==> branch onyx <==
// lc4_core
module lc4_core
   (input  wire        clk,
    input  wire        rst,
    output wire [15:0] o_cur_pc,
    input  wire [15:0] i_cur_insn,
    output wire [15:0] o_dmem_addr,
    input  wire [15:0] i_cur_dmem_data,
    output wire        o_dmem_we,
    output wire [15:0] o_dmem_towrite,
    output wire [1:0]  test_stall,
    output wire [15:0] test_cur_pc,
    output wire [15:0] test_cur_insn,
    output wire        test_regfile_we,
    output wire [2:0]  test_regfile_wsel,
    output wire [15:0] test_regfile_data,
    output wire        test_nzp_we,
    output wire [2:0]  test_nzp_new_bits,
    output wire        test_dmem_we,
    output wire [15:0] test_dmem_addr,
    output wire [15:0] test_dmem_data
    );
make LEC_CHECK=0 ABC_AREA=1 CAP_MARGIN=20 CORE_MARGIN=2 CORE_UTILIZATION=64 CTS_CLUSTER_SIZE=98 GPL_ROUTABILITY_DRIVEN=1 GPL_TIMING_DRIVEN=1 MAX_ROUTING_LAYER=met4 PLACE_DENSITY=0.47 SLEW_MARGIN=20 TNS_END_PERCENT=5 finish   # period 31.4 ns
run.sh (not shown) runs the stock make flow with config.mk's settings and CLKGATE_MAP_FILE=.
==> branch yarrow (differences from branch onyx) <==
Settings changed: ABC_AREA 1 to default, CORE_UTILIZATION 64 to 66, CTS_CLUSTER_SIZE 98 to default, GPL_ROUTABILITY_DRIVEN 1 to default, GPL_TIMING_DRIVEN 1 to default, PLACE_DENSITY 0.47 to default.
==> flow/constraint.sdc (replaced) <==
create_clock -name core_clock -period 26.9 [get_ports {clk}]
set_input_delay 5.3800 -clock core_clock [delete_from_list [all_inputs] [get_ports {clk}]]
set_output_delay 5.3800 -clock core_clock [all_outputs]
set_load 0.01 [all_outputs]
==> qor summary <==
	branch onyx	branch yarrow
Outcome	finished with violations	aborted with a tool error
Failing step	-	global routing
Layout check failures	setup timing	-
Floorplan Utilization	0.647	0.669
Yosys xor share	0.0351	0.0448
Num rows	94	96
Sequential share of the synthesized area	0.242	0.224
Multiplexer share of the synthesized area	0.00117	0.0320
Cell total in the yosys stat output	6,351	6,209
Post-synthesis adder-cell area fraction	0.164	0.152
Gate Count Post-Synth	6,351	6,209
Post-detailed-placement half-perimeter wirelength	124 mm	148 mm
Horizontal die dimension	262 um	268 um
Basic-gate share of the synthesized area counting and, or, nand and nor cells	0.229	0.236
Gates resized, CTS repair	77	121
Synthesized area	42,600 sq um	46,000 sq um
Post-synthesis share of cell area spent on and-or and or-and gates	0.214	0.251
Number of buffers inserted by post-CTS setup repair	7	30
Netlist cell types	72	105
Die span in y	262 um	268 um


==> wip/nickel: inputs <==
lc4_core again, from the RTL that the note above started with.
export LEC_CHECK = 0
export CAP_MARGIN = 20
export CORE_MARGIN = 2
export CORE_UTILIZATION = 72
export CTS_CLUSTER_DIAMETER = 172
export CTS_CLUSTER_SIZE = 24
export GPL_ROUTABILITY_DRIVEN = 1
export GPL_TIMING_DRIVEN = 1
export HOLD_SLACK_MARGIN = -0.1
export MAX_ROUTING_LAYER = met4
export PLACE_DENSITY_LB_ADDON = 0.24
export SETUP_SLACK_MARGIN = 5.0
export SLEW_MARGIN = 40
create_clock -name core_clock -period 35.8 [get_ports {clk}]
==> inputs of wip/harbor, as changes to wip/nickel <==
ABC_AREA = 1   (was not set)
CORE_UTILIZATION = 58   (was 72)
CTS_CLUSTER_DIAMETER = 262   (was 172)
CTS_CLUSTER_SIZE = not set   (was 24)
GPL_ROUTABILITY_DRIVEN = not set   (was 1)
GPL_TIMING_DRIVEN = not set   (was 1)
HOLD_SLACK_MARGIN = not set   (was -0.1)
MAX_ROUTING_LAYER = not set   (was met4)
PLACE_DENSITY_LB_ADDON = not set   (was 0.24)
SLEW_MARGIN = 20   (was 40)
TNS_END_PERCENT = 5   (was not set)
==> flow/constraint.sdc (replaced) <==
create_clock -name core_clock -period 25.6 [get_ports {clk}]
set_input_delay 5.1200 -clock core_clock [delete_from_list [all_inputs] [get_ports {clk}]]
set_output_delay 5.1200 -clock core_clock [all_outputs]
set_load 0.01 [all_outputs]
==> inputs of wip/maple, as changes to wip/nickel <==
CORE_UTILIZATION = 15   (was 72)
CTS_CLUSTER_DIAMETER = not set   (was 172)
CTS_CLUSTER_SIZE = not set   (was 24)
GPL_ROUTABILITY_DRIVEN = not set   (was 1)
GPL_TIMING_DRIVEN = not set   (was 1)
HOLD_SLACK_MARGIN = not set   (was -0.1)
MAX_ROUTING_LAYER = not set   (was met4)
PLACE_DENSITY_LB_ADDON = not set   (was 0.24)
SETUP_SLACK_MARGIN = not set   (was 5.0)
SLEW_MARGIN = 20   (was 40)
==> flow/constraint.sdc (replaced) <==
create_clock -name core_clock -period 39.0 [get_ports {clk}]
set_input_delay 7.8000 -clock core_clock [delete_from_list [all_inputs] [get_ports {clk}]]
set_output_delay 7.8000 -clock core_clock [all_outputs]
set_load 0.01 [all_outputs]
==> qor summary <==
quantity	wip/nickel	wip/harbor	wip/maple
Post-synthesis sequential area ratio	0.224	0.242	0.224
Hold path depth	-	2	1
Average cell area after synthesis	7.41 um^2	6.71 um^2	7.41 um^2
Portion of the clock cycle consumed by the worst path in the final layout	-	1.23	0.945
Fin. max-slew vios	-	0	0
Worst-Skew Late Latency	-	0.64 ns	0.69 ns
Critical Path Source	-	proc.r2sel_reg_X.state[1]	proc.wsel_reg_W.state[1]
Reg2Reg Launch Point	-	proc.r2sel_reg_X.state[1]	proc.wsel_reg_W.state[1]
Critical-path top delay cell	-	sky130_fd_sc_hd__dfxtp_1	sky130_fd_sc_hd__or4_1
Via density per instance	-	5.94	4.56
Status	stopped before the end	failed layout checks	finished clean
Last stage reached	global routing (5_1_grt)	-	-
Layout check failures	-	negative setup slack	-
Finished Cell Area	-	0.0555 mm^2	0.0555 mm^2
Yosys xor share	0.0448	0.0351	0.0448
Yosys cell count	6209	6351	6209
Post-route antenna net violation count	-	0	0
Cells on worst reg2reg path	-	250	154


==> job 9975 <==
Starting RTL as in the previous note.
clock: 58.7 ns
lec_check: 0
abc_area: 0
cap_margin: 20
cell_pad_in_sites_global_placement: 0
core_aspect_ratio: 0.84
core_margin: 5
core_utilization: 16
gpl_routability_driven: 1
min_routing_layer: met2
place_density_lb_addon: 0.04
setup_slack_margin: 5.0
slew_margin: 20
==> job 2721: changes against job 9975 <==
- ABC_AREA: 0 -> unset
- CELL_PAD_IN_SITES_GLOBAL_PLACEMENT: 0 -> unset
- CORE_ASPECT_RATIO: 0.84 -> unset
- CORE_MARGIN: 5 -> 2
- CORE_UTILIZATION: 16 -> 57
- CTS_CLUSTER_SIZE: unset -> 98
- GPL_TIMING_DRIVEN: unset -> 1
- MIN_ROUTING_LAYER: met2 -> unset
- PLACE_DENSITY: unset -> 0.54
- PLACE_DENSITY_LB_ADDON: 0.04 -> unset
==> flow/constraint.sdc (replaced) <==
create_clock -name core_clock -period 56.4 [get_ports {clk}]
set_input_delay 11.2800 -clock core_clock [delete_from_list [all_inputs] [get_ports {clk}]]
set_output_delay 11.2800 -clock core_clock [all_outputs]
set_load 0.01 [all_outputs]
==> notes <==
Of job 2721 and job 9975, job 9975 has the higher via count (gap about 27%, measured against job 9975). Against job 9975, the sequential share of layout area of job 2721 is higher by 1.7 points. Against job 9975, the cell count of job 2721 is lower by about 30%. Against job 9975, the non-clock buffer count of job 2721 is lower by 79. Of job 9975 and job 2721, job 9975 has the higher critical path depth (gap 4). Of job 9975 and job 2721, job 9975 has the higher count of clock-buffer cells in the layout (gap 11). Of job 2721 and job 9975, job 2721 has the higher hold slack (gap 0.0051 ns). Against job 2721, the final area of job 9975 is larger by about 9%. Of job 9975 and job 2721, job 9975 has the higher clock skew (gap 0.0044 ns).
==> figures <==
Number of cells in the design after placement: job 2721 7193; job 9975 10.0k
Setup slack after layout: job 2721 11.78 ns; job 9975 9.63 ns
Signal arrival time at the worst endpoint: job 2721 45.13 ns; job 9975 49.64 ns
Met2 Usage GRT: job 2721 0.689; job 9975 0.310
Chip area: job 2721 0.0830 mm²; job 9975 0.299 mm²
Comb. cell area: job 2721 0.0332 mm²; job 9975 0.0334 mm²
Avg Vias per Cell: job 2721 6.62; job 9975 6.52
Later-pin clock latency in the skew report: job 2721 0.63 ns; job 9975 0.70 ns
Global routing met1 resource utilization: job 2721 0.588; job 9975 0
Gpl congestion: job 2721 1.08; job 9975 1.01
Overall die width: job 2721 288 µm; job 9975 595 µm
Outcome: job 2721 timing/DRC/antenna clean; job 9975 timing/DRC/antenna clean
Non-clock buffer total of the final layout: job 2721 314; job 9975 393
Number of cell instances on the worst register-to-register path: job 2721 146; job 9975 150
Seq area share: job 2721 0.205; job 9975 0.188
Routed WL per cell: job 2721 26.6 µm; job 9975 29.4 µm
Area inside the core boundary: job 2721 0.0803 mm²; job 9975 0.286 mm²
WL met2: job 2721 82400 µm; job 9975 137000 µm
Placed Area: job 2721 0.0487 mm²; job 9975 0.0529 mm²
Peak clock frequency supported by timing: job 2721 0.0224 GHz; job 9975 0.0204 GHz


==> ember <==
Starting RTL as in the previous note.
export LEC_CHECK = 0
export ABC_AREA = 0
export CAP_MARGIN = 30
export CELL_PAD_IN_SITES_GLOBAL_PLACEMENT = 0
export CORE_MARGIN = 8
export CORE_UTILIZATION = 46
export CTS_CLUSTER_DIAMETER = 54
export CTS_CLUSTER_SIZE = 11
export GPL_ROUTABILITY_DRIVEN = 1
export GPL_TIMING_DRIVEN = 1
export MAX_ROUTING_LAYER = met4
export MIN_ROUTING_LAYER = met1
export PLACE_DENSITY_LB_ADDON = 0.06
export SETUP_SLACK_MARGIN = 0.01
export SLEW_MARGIN = 15
export TNS_END_PERCENT = 35
create_clock -name core_clock -period 39.7 [get_ports {clk}]
==> tundra: changes against ember <==
- ABC_AREA: 0 -> not set
- CAP_MARGIN: 30 -> 20
- CELL_PAD_IN_SITES_GLOBAL_PLACEMENT: 0 -> not set
- CORE_MARGIN: 8 -> 2
- CORE_UTILIZATION: 46 -> 67
- CTS_CLUSTER_DIAMETER: 54 -> not set
- CTS_CLUSTER_SIZE: 11 -> 35
- GPL_ROUTABILITY_DRIVEN: 1 -> not set
- GPL_TIMING_DRIVEN: 1 -> not set
- MIN_ROUTING_LAYER: met1 -> not set
- PLACE_DENSITY_LB_ADDON: 0.06 -> not set
- SETUP_SLACK_MARGIN: 0.01 -> not set
- SLEW_MARGIN: 15 -> 20
- TNS_END_PERCENT: 35 -> not set
==> flow/constraint.sdc (replaced) <==
create_clock -name core_clock -period 26.9 [get_ports {clk}]
set_input_delay 5.3800 -clock core_clock [delete_from_list [all_inputs] [get_ports {clk}]]
set_output_delay 5.3800 -clock core_clock [all_outputs]
set_load 0.01 [all_outputs]
==> results <==
| quantity | tundra | ember |
|---|---|---|
| CTS Buf Count | 45 | 53 |
| Area of the die | 0.0708 sq mm | 0.110 sq mm |
| Total number of placement rows | 96 | 116 |
| Core footprint | 0.0683 sq mm | 0.0997 sq mm |
| Cell count after placement | 7991 | 7541 |
| Horizontal die dimension | 266 um | 332 um |
| Worst slack at placement | -7140 ps | 12.1 ps |
| RePlAce Congestion | 1.18 | 1.09 |
| Die Y | 266 um | 332 um |
| Init Core Util | 0.673 | 0.462 |
| Post-CTS repair timing setup buffer count | 126 | 0 |
| Status | did not finish | complete, no violations |
| Failing step | 5_1_grt | - |
| Number of instances resized during post-cts repair | 293 | 2 |
